==> inputs of run a <==
## aib_rx_bert
module aib_rx_bert #(
parameter [0:0] BERT_BUF_MODE_EN = 1   
)
(
input         clk,               
input         rstn,              
input [  3:0] rx_rst_pulse,      
input [  3:0] rx_start_pulse,    
input [  3:0] seed_in_en,        
input [  5:0] chk3_lane_sel_ff,  
input [  5:0] chk2_lane_sel_ff,  
input [  5:0] chk1_lane_sel_ff,  
input [  5:0] chk0_lane_sel_ff,  
input [  2:0] chk3_ptrn_sel_ff,  
input [  2:0] chk2_ptrn_sel_ff,  
input [  2:0] chk1_ptrn_sel_ff,  
input [  2:0] chk0_ptrn_sel_ff,  
input [319:0] rx_bert_data_i,    
input         sdr_mode,          
input   [1:0] r_fifo_mode,       
input         m_gen2_mode,       
output reg [ 48:0] rbert_bit_cnt_ff,  
output     [ 15:0] biterr_cnt_chk3,   
output     [ 15:0] biterr_cnt_chk2,   
output     [ 15:0] biterr_cnt_chk1,   
output     [ 15:0] biterr_cnt_chk0,   
output     [127:0] rx_bert3_data,     
output     [127:0] rx_bert2_data,     
output     [127:0] rx_bert1_data,     
output     [127:0] rx_bert0_data,     
output     [  3:0] rbert_running_ff   
);
localparam   FIFO_1X   = 2'b00;        
localparam   FIFO_2X   = 2'b01;        
localparam   FIFO_4X   = 2'b10;        
localparam [1:0] NBIT1 = 2'b00;  
localparam [1:0] NBIT2 = 2'b01;  
localparam [1:0] NBIT4 = 2'b10;  
localparam [1:0] NBIT8 = 2'b11;  
integer i;  
reg [39:0][7:0] rx_bert_lanes;    
reg [ 1:0] rx_sft_nb;             
reg [ 7:0] rx_bert_data_chk0_ff;   
reg [ 7:0] rx_bert_data_chk1_ff;   
reg [ 7:0] rx_bert_data_chk2_ff;   
reg [ 7:0] rx_bert_data_chk3_ff;   
reg [48:0] rbert_bit_cnt_in;
reg        co1_nc;
wire [7:0] rx_bert_data_chk0;    
wire [7:0] rx_bert_data_chk1;    
wire [7:0] rx_bert_data_chk2;    
wire [7:0] rx_bert_data_chk3;    
always @(*)
  begin: rx_sft_nb_logic
    case(r_fifo_mode)
      FIFO_1X:  
        begin
          if(sdr_mode)
            rx_sft_nb[1:0] = 2'b00;  
          else
            rx_sft_nb[1:0] = 2'b01;  
        end
      FIFO_2X:  
        begin
          if(sdr_mode)
            rx_sft_nb[1:0] = 2'b01;  
          else
            rx_sft_nb[1:0] = 2'b10;  
        end
      FIFO_4X:  
        begin
          if(sdr_mode)
            rx_sft_nb[1:0] = 2'b10;  
          else
            rx_sft_nb[1:0] = 2'b11;  
        end
      default:  
        begin
          if(sdr_mode)
            rx_sft_nb[1:0] = 2'b00;  
  ...
clock: 10.8 ns
lec_check: 0
abc_area: 0
cap_margin: 25
cell_pad_in_sites_detail_placement: 0
cell_pad_in_sites_global_placement: 1
core_margin: 4
core_utilization: 38
cts_cluster_size: 50
gpl_routability_driven: 1
gpl_timing_driven: 1
hold_slack_margin: 0.28
max_routing_layer: met5
min_routing_layer: met1
place_density_lb_addon: 0.22
setup_slack_margin: 0.05
slew_margin: 40
tns_end_percent: 55
run.sh (not shown) runs the stock make flow with config.mk's settings and CLKGATE_MAP_FILE=.
==> run b: changes against run a <==
==> flow/config.mk (replaced) <==
export PLATFORM = sky130hd
export DESIGN_NAME = aib_rx_bert
export DESIGN_NICKNAME = aib_rx_bert
export VERILOG_FILES = /design/flow/design.v
export SDC_FILE = /design/flow/constraint.sdc
export NUM_CORES = 4
export LEC_CHECK = 0
export CAP_MARGIN = 15
export CELL_PAD_IN_SITES_DETAIL_PLACEMENT = 0
export CELL_PAD_IN_SITES_GLOBAL_PLACEMENT = 0
export CORE_MARGIN = 2
export CORE_UTILIZATION = 68
export CTS_CLUSTER_DIAMETER = 29
export CTS_CLUSTER_SIZE = 50
export GPL_ROUTABILITY_DRIVEN = 1
export HOLD_SLACK_MARGIN = 0.3
export MAX_ROUTING_LAYER = met4
export SETUP_SLACK_MARGIN = 1.15
export SLEW_MARGIN = 40
==> flow/constraint.sdc (replaced) <==
create_clock -name core_clock -period 5.92 [get_ports {clk}]
set_input_delay 1.1840 -clock core_clock [delete_from_list [all_inputs] [get_ports {clk}]]
set_output_delay 1.1840 -clock core_clock [all_outputs]
set_load 0.01 [all_outputs]
==> run c: changes against run a <==
==> flow/config.mk (replaced) <==
export PLATFORM = sky130hd
export DESIGN_NAME = aib_rx_bert
export DESIGN_NICKNAME = aib_rx_bert
export VERILOG_FILES = /design/flow/design.v
export SDC_FILE = /design/flow/constraint.sdc
export NUM_CORES = 4
export LEC_CHECK = 0
export CAP_MARGIN = 20
export CELL_PAD_IN_SITES_DETAIL_PLACEMENT = 0
export CELL_PAD_IN_SITES_GLOBAL_PLACEMENT = 0
export CORE_MARGIN = 8
export CORE_UTILIZATION = 70
export CTS_CLUSTER_SIZE = 15
export GPL_ROUTABILITY_DRIVEN = 1
export HOLD_SLACK_MARGIN = -0.0
export MAX_ROUTING_LAYER = met5
export PLACE_DENSITY_LB_ADDON = 0.22
export SETUP_SLACK_MARGIN = 1.41
export SLEW_MARGIN = 40
==> flow/constraint.sdc (replaced) <==
create_clock -name core_clock -period 9.21 [get_ports {clk}]
set_input_delay 1.8420 -clock core_clock [delete_from_list [all_inputs] [get_ports {clk}]]
set_output_delay 1.8420 -clock core_clock [all_outputs]
set_load 0.01 [all_outputs]
==> impl_metrics.ini <==
; implementation run metrics
[place]
dp_cells = 9466
pre_cts_ws_ns = -0.9661
dp_hpwl_mm = 224.9
placed_cell_area_um2 = 89400

[die]
initial_utilization_pct = 68.48
die-height_um = 343.1

[clocking]
cts_max_level = 4
cts_resized = 105

[run_status]
flow.stopped_at = global routing (5_1_grt)
outcome = aborted with a tool error
-- figures above: run b

==> impl_metrics.ini <==
; flow metrics
[clocking]
insertion_delay_ns = 0.80
cts_max_level = 3
cts_resized = 4
clk_transition_reported_paths_ns = 0.06

[place]
dp_hpwl_mm = 223.1
dp_cells = 9306
pre_cts_ws_ns = 0.5222
placed_cell_area_um2 = 88060

[worst_setup_path]
startpoint = r_fifo_mode[0]

[die]
die_area_um2 = 122700
die-height_um = 350.2
initial_utilization_pct = 70.66

[synth]
synthAoiAreaFrac_pct = 16.35

[run_status]
outcome = complete, no violations
-- figures above: run c

==> impl_metrics.ini <==
; flow metrics
[clocking]
cts_max_level = 4
cts_resized = 0

[layout]
logic_gate_count = 5441
sh_seq_area_pct = 30.88

[run_status]
outcome = complete, no violations

[place]
placed_cell_area_um2 = 89800
dp_hpwl_mm = 235.3
pre_cts_ws_ns = 1.481
dp_cells = 10520

[die]
die-height_um = 461.6
-- figures above: run a


---

==> job 5364: inputs <==
Starting RTL as in the previous note.
clock: 11.0 ns
lec_check: 0
abc_area: 1
cap_margin: 25
cell_pad_in_sites_detail_placement: 2
cell_pad_in_sites_global_placement: 0
core_margin: 4
core_utilization: 38
cts_cluster_size: 50
gpl_routability_driven: 0
max_routing_layer: met5
place_density_lb_addon: 0.22
setup_slack_margin: 1.41
slew_margin: 40
tns_end_percent: 55
==> inputs of job 3162, as changes to job 5364 <==
==> flow/config.mk (replaced) <==
export PLATFORM = sky130hd
export DESIGN_NAME = aib_rx_bert
export DESIGN_NICKNAME = aib_rx_bert
export VERILOG_FILES = /design/flow/design.v
export SDC_FILE = /design/flow/constraint.sdc
export NUM_CORES = 4
export LEC_CHECK = 0
export CAP_MARGIN = 20
export CORE_MARGIN = 2
export CORE_UTILIZATION = 63
export SLEW_MARGIN = 20
==> flow/constraint.sdc (replaced) <==
create_clock -name core_clock -period 7.03 [get_ports {clk}]
set_input_delay 1.4060 -clock core_clock [delete_from_list [all_inputs] [get_ports {clk}]]
set_output_delay 1.4060 -clock core_clock [all_outputs]
set_load 0.01 [all_outputs]
==> inputs of job 415, as changes to job 5364 <==
==> flow/config.mk (replaced) <==
export PLATFORM = sky130hd
export DESIGN_NAME = aib_rx_bert
export DESIGN_NICKNAME = aib_rx_bert
export VERILOG_FILES = /design/flow/design.v
export SDC_FILE = /design/flow/constraint.sdc
export NUM_CORES = 4
export LEC_CHECK = 0
export CAP_MARGIN = 20
export CORE_MARGIN = 2
export CORE_UTILIZATION = 56
export CTS_CLUSTER_SIZE = 97
export SLEW_MARGIN = 20
==> flow/constraint.sdc (replaced) <==
create_clock -name core_clock -period 4.79 [get_ports {clk}]
set_input_delay 0.9580 -clock core_clock [delete_from_list [all_inputs] [get_ports {clk}]]
set_output_delay 0.9580 -clock core_clock [all_outputs]
set_load 0.01 [all_outputs]
==> highlights.md <==
Final layout
* **number of ordinary and repair buffers in the finished layout** 1,198
* **clock buffer count in the final layout** 174

Run status
* **outcome** timing/DRC/antenna clean

Final timing
* **worst hold-check slack** 465 ps
* **RSZ-0062 raised after global routing** no

Synth
* **Yosys top cell by instances** sky130_fd_sc_hd__dfrtp_1
* **arithmetic-cell share of the synthesized area counting full adders, half adders and majority gates** 0.0107

Worst setup path
* **setup slack of the worst register-to-register path** 1260 ps

The numbers above come from job 3162.

==> highlights.md <==
Final layout
* **number of ordinary and repair buffers in the finished layout** 1,476

Run status
* **layout check faults** negative setup slack
* **outcome** complete, but fails checks

Synth
* **arithmetic-cell share of the synthesized area counting full adders, half adders and majority gates** 0.0107

Final timing
* **final setup violating endpoints** 64
* **Final WS setup** -628 ps

The numbers above come from job 415.

==> highlights.md <==
Synth
* **Yosys top cell by instances** sky130_fd_sc_hd__nand2_1
* **arithmetic-cell share of the synthesized area counting full adders, half adders and majority gates** 0.0104

Final timing
* **worst hold-check slack** 490 ps
* **RSZ-0062 raised after global routing** yes
* **number of max-slew violations in the final report** 2

Final layout
* **number of ordinary and repair buffers in the finished layout** 1,137
* **clock buffer count in the final layout** 194

Run status
* **layout check faults** max-capacitance violations, max-slew violations
* **outcome** complete, but fails checks

Job
* **max cap viols** 1

Worst setup path
* **setup slack of the worst register-to-register path** 2890 ps

The numbers above come from job 5364.


---

==> inputs of trial 46 <==
aib_rx_bert again, from the RTL that the note above started with.
export LEC_CHECK = 0
export ABC_AREA = 0
export CAP_MARGIN = 25
export CELL_PAD_IN_SITES_DETAIL_PLACEMENT = 0
export CELL_PAD_IN_SITES_GLOBAL_PLACEMENT = 3
export CORE_MARGIN = 4
export CORE_UTILIZATION = 38
export CTS_CLUSTER_SIZE = 50
export GPL_ROUTABILITY_DRIVEN = 0
export GPL_TIMING_DRIVEN = 1
export HOLD_SLACK_MARGIN = 0.28
export MAX_ROUTING_LAYER = met4
export MIN_ROUTING_LAYER = met1
export PLACE_DENSITY_LB_ADDON = 0.22
export SETUP_SLACK_MARGIN = 0.05
export SLEW_MARGIN = 40
export TNS_END_PERCENT = 55
create_clock -name core_clock -period 10.8 [get_ports {clk}]
==> trial 16 (differences from trial 46) <==
- ABC_AREA: 0 -> unset
- CAP_MARGIN: 25 -> 20
- CELL_PAD_IN_SITES_DETAIL_PLACEMENT: 0 -> unset
- CELL_PAD_IN_SITES_GLOBAL_PLACEMENT: 3 -> unset
- CORE_MARGIN: 4 -> 2
- CORE_UTILIZATION: 38 -> 68
- CTS_CLUSTER_SIZE: 50 -> 36
- GPL_ROUTABILITY_DRIVEN: 0 -> unset
- GPL_TIMING_DRIVEN: 1 -> unset
- HOLD_SLACK_MARGIN: 0.28 -> unset
- MAX_ROUTING_LAYER: met4 -> unset
- MIN_ROUTING_LAYER: met1 -> unset
- PLACE_DENSITY_LB_ADDON: 0.22 -> unset
- SETUP_SLACK_MARGIN: 0.05 -> 1.48
- SLEW_MARGIN: 40 -> 20
- TNS_END_PERCENT: 55 -> unset
==> flow/constraint.sdc (replaced) <==
create_clock -name core_clock -period 5.06 [get_ports {clk}]
set_input_delay 1.0120 -clock core_clock [delete_from_list [all_inputs] [get_ports {clk}]]
set_output_delay 1.0120 -clock core_clock [all_outputs]
set_load 0.01 [all_outputs]
==> comparison table <==
item                                                      trial 46                   trial 16
Number of port buffers                                        1002                       1002
Clock buffer count from CTS                                    143                        120
Mean cell area of the mapped netlist                   10.42 sq um                10.42 sq um
DP Worst Slack                                             1591 ps                   -1700 ps
Status                                    timing/DRC/antenna clean  aborted with a tool error
Last stage reached                                               -   global routing (5_1_grt)
Placed Cells incl. Taps                                     10.52k                       9555
Number of gates resized after cts                                0                        151
CTS sink cnt                                                  1173                       1173
Width of the die                                          461.6 um                   343.1 um
Buffers inserted during post-CTS setup optimization              0                         20
Floorplan net count                                           7931                       7931
Overall die height                                        461.6 um                   343.1 um
Core Region                                           0.2046 sq mm               0.1142 sq mm
Die area                                              0.2131 sq mm               0.1177 sq mm
Placement row count                                            166                        124
Detailed placement HPWL                                  245100 um                  222000 um
Floorplan Utilization                                       38.22%                     68.48%
Area after detailed placement                        0.08973 sq mm              0.09022 sq mm
H-tree Lvls                                                      4                          3
CTS max path bufs                                                3                          3
